==> run a <==
## ahb_to_apb_bridge
module ahb_to_apb_bridge
#(
        parameter AHB_AW = 32,
        parameter APB_AW = 32,
        parameter AHB_DW = 32,
        parameter APB_DW = 8,
        parameter FIFO_SIZE = 8
)
(
        HCLK,        
        HRESETn,     
        HADDR,       
        HSIZE,       
        HWDATA,      
        HWRITE,      
        HRDATA,      
        HREADY,      
        HRESP,       
        HSELAPB,     
        PADDR,       
        PSEL,        
        PENABLE,     
        PWRITE,      
        PWDATA,      
        PRDATA,      
        PREADY,      
        PSLVERR      
);
clock: 3.09 ns
lec_check: 0
cap_margin: 20
core_margin: 2
core_utilization: 72
cts_cluster_diameter: 342
cts_cluster_size: 14
place_density_lb_addon: 0.06
setup_slack_margin: 0.9
slew_margin: 20
run.sh (not shown) runs the stock make flow with config.mk's settings and CLKGATE_MAP_FILE=.
==> inputs of run b, as changes to run a <==
- ABC_AREA: unset -> 1
- CELL_PAD_IN_SITES_GLOBAL_PLACEMENT: unset -> 0
- CORE_ASPECT_RATIO: unset -> 0.87
- CTS_CLUSTER_DIAMETER: 342 -> 42
- CTS_CLUSTER_SIZE: 14 -> 29
- MAX_ROUTING_LAYER: unset -> met4
- PLACE_DENSITY_LB_ADDON: 0.06 -> 0.26
- SETUP_SLACK_MARGIN: 0.9 -> 0.51
==> flow/constraint.sdc (replaced) <==
create_clock -name core_clock -period 2.91 [get_ports {HCLK}]
set_input_delay 0.5820 -clock core_clock [delete_from_list [all_inputs] [get_ports {HCLK}]]
set_output_delay 0.5820 -clock core_clock [all_outputs]
set_load 0.01 [all_outputs]
==> summary of the runs <==
- In run b the synthesized cell count is higher than in run a, by 81%.
- Run a finished with negative setup slack left. Run b died in global routing on ODB-0269.
- Of run b and run a, run b has the higher die size (gap 4.9%, measured against run a).
- Of run a and run b, run b has the higher synthesized area (gap about 4.7%, measured against run b).

* * *

==> inputs of lagoon <==
ahb_to_apb_bridge again, from the RTL that the note above started with.
==> flow/config.mk <==
export PLATFORM = sky130hd
export DESIGN_NAME = ahb_to_apb_bridge
export DESIGN_NICKNAME = ahb_to_apb_bridge
export VERILOG_FILES = /design/flow/design.v
export SDC_FILE = /design/flow/constraint.sdc
export NUM_CORES = 4
export LEC_CHECK = 0
export ABC_AREA = 1
export CAP_MARGIN = 20
export CELL_PAD_IN_SITES_GLOBAL_PLACEMENT = 0
export CORE_ASPECT_RATIO = 0.89
export CORE_MARGIN = 2
export CORE_UTILIZATION = 72
export CTS_CLUSTER_DIAMETER = 355
export CTS_CLUSTER_SIZE = 29
export MAX_ROUTING_LAYER = met4
export PLACE_DENSITY = 0.42
export SLEW_MARGIN = 20
==> flow/constraint.sdc <==
create_clock -name core_clock -period 2.94 [get_ports {HCLK}]
set_input_delay 0.5880 -clock core_clock [delete_from_list [all_inputs] [get_ports {HCLK}]]
set_output_delay 0.5880 -clock core_clock [all_outputs]
set_load 0.01 [all_outputs]
==> inputs of juniper, as changes to lagoon <==
--- a/flow/config.mk
+++ b/flow/config.mk
@@ -8,11 +8,11 @@
 export ABC_AREA = 1
 export CAP_MARGIN = 20
 export CELL_PAD_IN_SITES_GLOBAL_PLACEMENT = 0
-export CORE_ASPECT_RATIO = 0.89
-export CORE_MARGIN = 2
-export CORE_UTILIZATION = 72
-export CTS_CLUSTER_DIAMETER = 355
+export CORE_ASPECT_RATIO = 1.44
+export CORE_MARGIN = 3
+export CORE_UTILIZATION = 66
+export CTS_CLUSTER_DIAMETER = 42
 export CTS_CLUSTER_SIZE = 29
 export MAX_ROUTING_LAYER = met4
-export PLACE_DENSITY = 0.42
+export PLACE_DENSITY_LB_ADDON = 0.26
 export SLEW_MARGIN = 20
==> flow/constraint.sdc (replaced) <==
create_clock -name core_clock -period 3.41 [get_ports {HCLK}]
set_input_delay 0.6820 -clock core_clock [delete_from_list [all_inputs] [get_ports {HCLK}]]
set_output_delay 0.6820 -clock core_clock [all_outputs]
set_load 0.01 [all_outputs]
==> summary of the runs <==
- Between juniper and lagoon, the lower combinational power is in juniper (gap 20%, measured against lagoon).
- In lagoon the global-route usage is higher than in juniper, by 3.9 points.
- Of lagoon and juniper, juniper has the higher count of clock-buffer cells in the layout (gap 5).
- Against lagoon, the cell area of juniper is higher by 1.1%.
- lagoon reached the layout checks and failed them: setup timing. juniper finished clean.
- Between lagoon and juniper, the lower setup slack is in lagoon (gap 0.29 ns).
==> figures <==
                                                                   juniper           lagoon
Outcome                                            complete, no violations  failed layout checks
Reasons for failing layout checks                                        -     setup timing
Met2 usage in global routing                                         0.578            0.587
Number of nets at the end of the flow                                2,815            2,839
Tally of clock buffers in the finished layout                           51               46
Area growth from synthesis to layout                                 16.5%            15.2%
Number of warnings in the stage logs                                    34               36
DR WL/cell                                                         23.1 um          23.4 um
Detailed router's first-iteration violation count                    2,578            3,490
Height of the die                                                   254 um           190 um
Nonclk inv count                                                       111              110
Net switching share of the total power                               0.405            0.410

* * *

==> run C: inputs <==
ahb_to_apb_bridge again, from the RTL that the note above started with.
Design ahb_to_apb_bridge, start of the top module:
module ahb_to_apb_bridge
#(
        parameter AHB_AW = 32,
        parameter APB_AW = 32,
        parameter AHB_DW = 32,
        parameter APB_DW = 8,
        parameter FIFO_SIZE = 8
)
(
        HCLK,        
        HRESETn,     
        HADDR,       
        HSIZE,       
        HWDATA,      
        HWRITE,      
        HRDATA,      
        HREADY,      
        HRESP,       
        HSELAPB,     
        PADDR,       
        PSEL,        
        PENABLE,     
        PWRITE,      
        PWDATA,      
        PRDATA,      
        PREADY,      
        PSLVERR      
);
localparam RATIO = AHB_DW / APB_DW;
input                   HCLK;
input                   HRESETn;
input [(AHB_AW-1):0]    HADDR;
input [2:0]             HSIZE;
input [(AHB_DW-1):0]    HWDATA;
input                   HWRITE;
input                   HSELAPB;
output [(AHB_DW-1):0]   HRDATA;
output                  HREADY;
output                  HRESP;
input [(APB_DW-1):0]    PRDATA;
  ...
clock: 2.37 ns
lec_check: 0
abc_area: 1
cap_margin: 20
core_aspect_ratio: 1.33
core_margin: 2
core_utilization: 72
cts_cluster_diameter: 345
cts_cluster_size: 10
hold_slack_margin: 0.29
place_density: 0.42
slew_margin: 20
==> run K (differences from run C) <==
- ABC_AREA: 1 -> default
- CORE_ASPECT_RATIO: 1.33 -> default
- CORE_UTILIZATION: 72 -> 34
- CTS_CLUSTER_DIAMETER: 345 -> default
- CTS_CLUSTER_SIZE: 10 -> default
- HOLD_SLACK_MARGIN: 0.29 -> default
- PLACE_DENSITY: 0.42 -> default
==> flow/constraint.sdc (replaced) <==
create_clock -name core_clock -period 5.23 [get_ports {HCLK}]
set_input_delay 1.0460 -clock core_clock [delete_from_list [all_inputs] [get_ports {HCLK}]]
set_output_delay 1.0460 -clock core_clock [all_outputs]
set_load 0.01 [all_outputs]
==> comparison table <==
Share of the synthesized area in the top cell type: run K 60.10%; run C 57.27%
Number of instances in the synthesized netlist: run K 1418; run C 2573
Ao+oa area frac: run K 3.691%; run C 9.180%
Synth Area in XOR/XNOR: run K 1.266%; run C 0.4096%
Number of buffers added for setup after CTS: run K 0; run C 44
Yosys cell types: run K 66; run C 44
Placed wire-length estimate after detailed placement: run K 36.50 mm; run C 48.12 mm
Post-synthesis cell count from yosys: run K 1418; run C 2573
Placed Area: run K 0.02962 mm2; run C 0.03145 mm2
Adder-cell share of the synthesized area: run K 0.5606%; run C 0.5342%
Num rows: run K 102; run C 83
Vertical die dimension: run K 284.7 um; run C 231.9 um
Inst Count DP: run K 2566; run C 3256
Outcome: run K complete, no violations; run C did not finish
Last stage reached: run K -; run C 5_1_grt
Chip area line of the yosys report: run K 0.02678 mm2; run C 0.02810 mm2
Starting density of the core: run K 34.46%; run C 72.95%
Synthesized Nets: run K 1511; run C 2666
TritonCTS buffer count: run K 70; run C 76
Final Wtd Congestion: run K 0.7731; run C 0.9133
Simple-gate share of the synthesized area: run K 3.953%; run C 17.02%
Portion of the post-synthesis area used by sequential elements: run K 72.28%; run C 68.87%
Overall die area: run K 0.08103 mm2; run C 0.04065 mm2
Core outline area: run K 0.07772 mm2; run C 0.03853 mm2
Number of buffers inserted for hold repair after clock tree synthesis: run K 0; run C 2

* * *

==> v18: inputs <==
ahb_to_apb_bridge again, from the RTL that the note above started with.
==> flow/config.mk <==
export PLATFORM = sky130hd
export DESIGN_NAME = ahb_to_apb_bridge
export DESIGN_NICKNAME = ahb_to_apb_bridge
export VERILOG_FILES = /design/flow/design.v
export SDC_FILE = /design/flow/constraint.sdc
export NUM_CORES = 4
export LEC_CHECK = 0
export ABC_AREA = 1
export CAP_MARGIN = 20
export CORE_ASPECT_RATIO = 1.33
export CORE_MARGIN = 2
export CORE_UTILIZATION = 72
export CTS_CLUSTER_DIAMETER = 345
export CTS_CLUSTER_SIZE = 10
export PLACE_DENSITY = 0.42
export SLEW_MARGIN = 20
==> flow/constraint.sdc <==
create_clock -name core_clock -period 2.37 [get_ports {HCLK}]
set_input_delay 0.4740 -clock core_clock [delete_from_list [all_inputs] [get_ports {HCLK}]]
set_output_delay 0.4740 -clock core_clock [all_outputs]
set_load 0.01 [all_outputs]
==> inputs of v2, as changes to v18 <==
==> flow/config.mk (replaced) <==
export PLATFORM = sky130hd
export DESIGN_NAME = ahb_to_apb_bridge
export DESIGN_NICKNAME = ahb_to_apb_bridge
export VERILOG_FILES = /design/flow/design.v
export SDC_FILE = /design/flow/constraint.sdc
export NUM_CORES = 4
export LEC_CHECK = 0
export CAP_MARGIN = 20
export CELL_PAD_IN_SITES_DETAIL_PLACEMENT = 1
export CELL_PAD_IN_SITES_GLOBAL_PLACEMENT = 2
export CORE_MARGIN = 2
export CORE_UTILIZATION = 57
export CTS_CLUSTER_SIZE = 68
export GPL_TIMING_DRIVEN = 1
export SLEW_MARGIN = 20
export TNS_END_PERCENT = 20
==> flow/constraint.sdc (replaced) <==
create_clock -name core_clock -period 5.26 [get_ports {HCLK}]
set_input_delay 1.0520 -clock core_clock [delete_from_list [all_inputs] [get_ports {HCLK}]]
set_output_delay 1.0520 -clock core_clock [all_outputs]
set_load 0.01 [all_outputs]
==> results <==
Run status: v2 timing/DRC/antenna clean; v18 did not finish
Failing step: v2 -; v18 global routing
Placed cell count: v2 2137; v18 3256
Area inside the core boundary: v2 46500 sq um; v18 38500 sq um
Count of cell types in the netlist: v2 66; v18 44
Mean post-synth cell area: v2 18.9 sq um; v18 10.9 sq um
Combined area of all synthesized cells: v2 26800 sq um; v18 28100 sq um
Post-synth net total: v2 1511; v18 2666
Die X: v2 221 um; v18 175 um
Post-cts hold buffer count: v2 0; v18 1
Number of instances in the synthesized netlist: v2 1418; v18 2573
Inserted Clock Buffers: v2 69; v18 76
Weighted congestion at the end of routability-driven global placement: v2 0.777; v18 0.913
Adder Share, Synth: v2 0.561%; v18 0.534%
Aoi share: v2 3.69%; v18 9.18%
Post-Place Setup Slack: v2 0.896 ns; v18 -0.548 ns
Post-CTS setup buffer count: v2 0; v18 44
Cell area after placement: v2 29200 sq um; v18 31500 sq um
Synth Area in XOR/XNOR: v2 1.27%; v18 0.410%

* * *

==> maple <==
ahb_to_apb_bridge again, from the RTL that the note above started with.
Settings: LEC_CHECK=0, CAP_MARGIN=25, CELL_PAD_IN_SITES_DETAIL_PLACEMENT=2, CORE_ASPECT_RATIO=1.48, CORE_MARGIN=2, CORE_UTILIZATION=40, CTS_CLUSTER_SIZE=32, HOLD_SLACK_MARGIN=0.27, MAX_ROUTING_LAYER=met4, SLEW_MARGIN=20, TNS_END_PERCENT=50; clock period 5.91 ns.
==> violet (differences from maple) <==
CAP_MARGIN = 35   (was 25)
CELL_PAD_IN_SITES_DETAIL_PLACEMENT = not set   (was 2)
CORE_ASPECT_RATIO = not set   (was 1.48)
CORE_UTILIZATION = 72   (was 40)
CTS_CLUSTER_DIAMETER = 93   (was not set)
CTS_CLUSTER_SIZE = not set   (was 32)
HOLD_SLACK_MARGIN = -0.09   (was 0.27)
MAX_ROUTING_LAYER = not set   (was met4)
PLACE_DENSITY = 0.64   (was not set)
SETUP_SLACK_MARGIN = -0.27   (was not set)
TNS_END_PERCENT = not set   (was 50)
==> flow/constraint.sdc (replaced) <==
create_clock -name core_clock -period 2.9 [get_ports {HCLK}]
set_input_delay 0.5800 -clock core_clock [delete_from_list [all_inputs] [get_ports {HCLK}]]
set_output_delay 0.5800 -clock core_clock [all_outputs]
set_load 0.01 [all_outputs]
==> qor summary <==
|  | violet | maple |
|---|---|---|
| Result of the run | failed layout checks | complete, no violations |
| Reasons for failing layout checks | negative setup slack | - |
| Proportion of total power due to net switching | 0.254 | 0.256 |
| Worst slew margin relative to its limit | 0.589 | 0.378 |
| Full die area | 38800 um2 | 69100 um2 |
| Number of tap instances | 468 | 877 |
| Share of final layout cell area taken by clock buffers and inverters | 0.0672 | 0.0694 |
| DR WL met3 | 7140 um | 3710 um |
| Number of global-route vias before repair | 16100 | 16600 |
| First-pass GRT wire length | 101000 um | 113000 um |
| Sequential group power | 11600 uW | 5730 uW |
| Horiz. Die Dim | 197 um | 217 um |
| Final routed wire length divided by cell count | 31.0 um | 29.7 um |
| Final setup slack of the worst path | -737 ps | 810 ps |
| Post-layout util | 0.885 | 0.476 |
| Worst slack on hold paths | 395 ps | 403 ps |
| Global-route track usage on met2 | 0.603 | 0.413 |
| Net total in the final layout | 1779 | 1686 |
| Reg-to-reg endpoint | FIFO_MEMORY.fifo_mem_haddr_r[6][26] | APB.r_cnt[2] |
| Largest incremental delay on the critical path | 540 ps | 850 ps |
| Vias after detailed routing | 15300 | 14300 |
| Pre-Repair DR Iteration Count | 7 | 8 |
| Plain + repair buffers | 276 | 182 |

* * *

==> run H: inputs <==
Starting RTL as in the previous note.
## ahb_to_apb_bridge
module ahb_to_apb_bridge
#(
        parameter AHB_AW = 32,
        parameter APB_AW = 32,
        parameter AHB_DW = 32,
        parameter APB_DW = 8,
        parameter FIFO_SIZE = 8
)
(
        HCLK,        
        HRESETn,     
        HADDR,       
        HSIZE,       
        HWDATA,      
        HWRITE,      
        HRDATA,      
        HREADY,      
        HRESP,       
        HSELAPB,     
        PADDR,       
        PSEL,        
        PENABLE,     
        PWRITE,      
        PWDATA,      
        PRDATA,      
        PREADY,      
        PSLVERR      
);
clock: 2.91 ns
lec_check: 0
abc_area: 1
cap_margin: 0
cell_pad_in_sites_global_placement: 0
core_aspect_ratio: 0.87
core_margin: 2
core_utilization: 72
cts_cluster_diameter: 42
cts_cluster_size: 29
max_routing_layer: met4
place_density: 0.64
setup_slack_margin: 0.84
slew_margin: 20
==> run G: changes against run H <==
Settings changed: ABC_AREA 1 to unset, CELL_PAD_IN_SITES_GLOBAL_PLACEMENT 0 to unset, CORE_ASPECT_RATIO 0.87 to unset, CORE_UTILIZATION 72 to 70, CTS_CLUSTER_DIAMETER 42 to 93, CTS_CLUSTER_SIZE 29 to unset, MAX_ROUTING_LAYER met4 to unset, PLACE_DENSITY 0.64 to unset, SETUP_SLACK_MARGIN 0.84 to unset.
==> flow/constraint.sdc (replaced) <==
create_clock -name core_clock -period 2.9 [get_ports {HCLK}]
set_input_delay 0.5800 -clock core_clock [delete_from_list [all_inputs] [get_ports {HCLK}]]
set_output_delay 0.5800 -clock core_clock [all_outputs]
set_load 0.01 [all_outputs]
==> Changelog: implementation <==
### Physical design

- Status: finished with violations
- Layout Check Fails: setup timing
- Final worst setup slack: -0.5247 ns
- Final setup viols: 129
- Detailed Routing Iterations Pass 1: 17
- Logic inverters: about 110
- Initial DRC count: between 6000 and 7000
# the run above: run H

==> Changelog: implementation <==
### Physical design

- Logic inverters: 13
- Met3 global-route usage: 6.093%
- Die area: 39840 um^2
- Detailed Routing Iterations Pass 1: 8
- Initial DRC count: ~1600
- Layout Check Fails: setup timing
- Final setup viols: 28
- Main logic family: multiplexers
- Synth cell types: roughly 66
- Gr usage total: 32.85%
- Status: finished with violations
- Final worst setup slack: -0.7064 ns
# the run above: run G

No activity file was given, so power comes from the tool's default toggle rates.
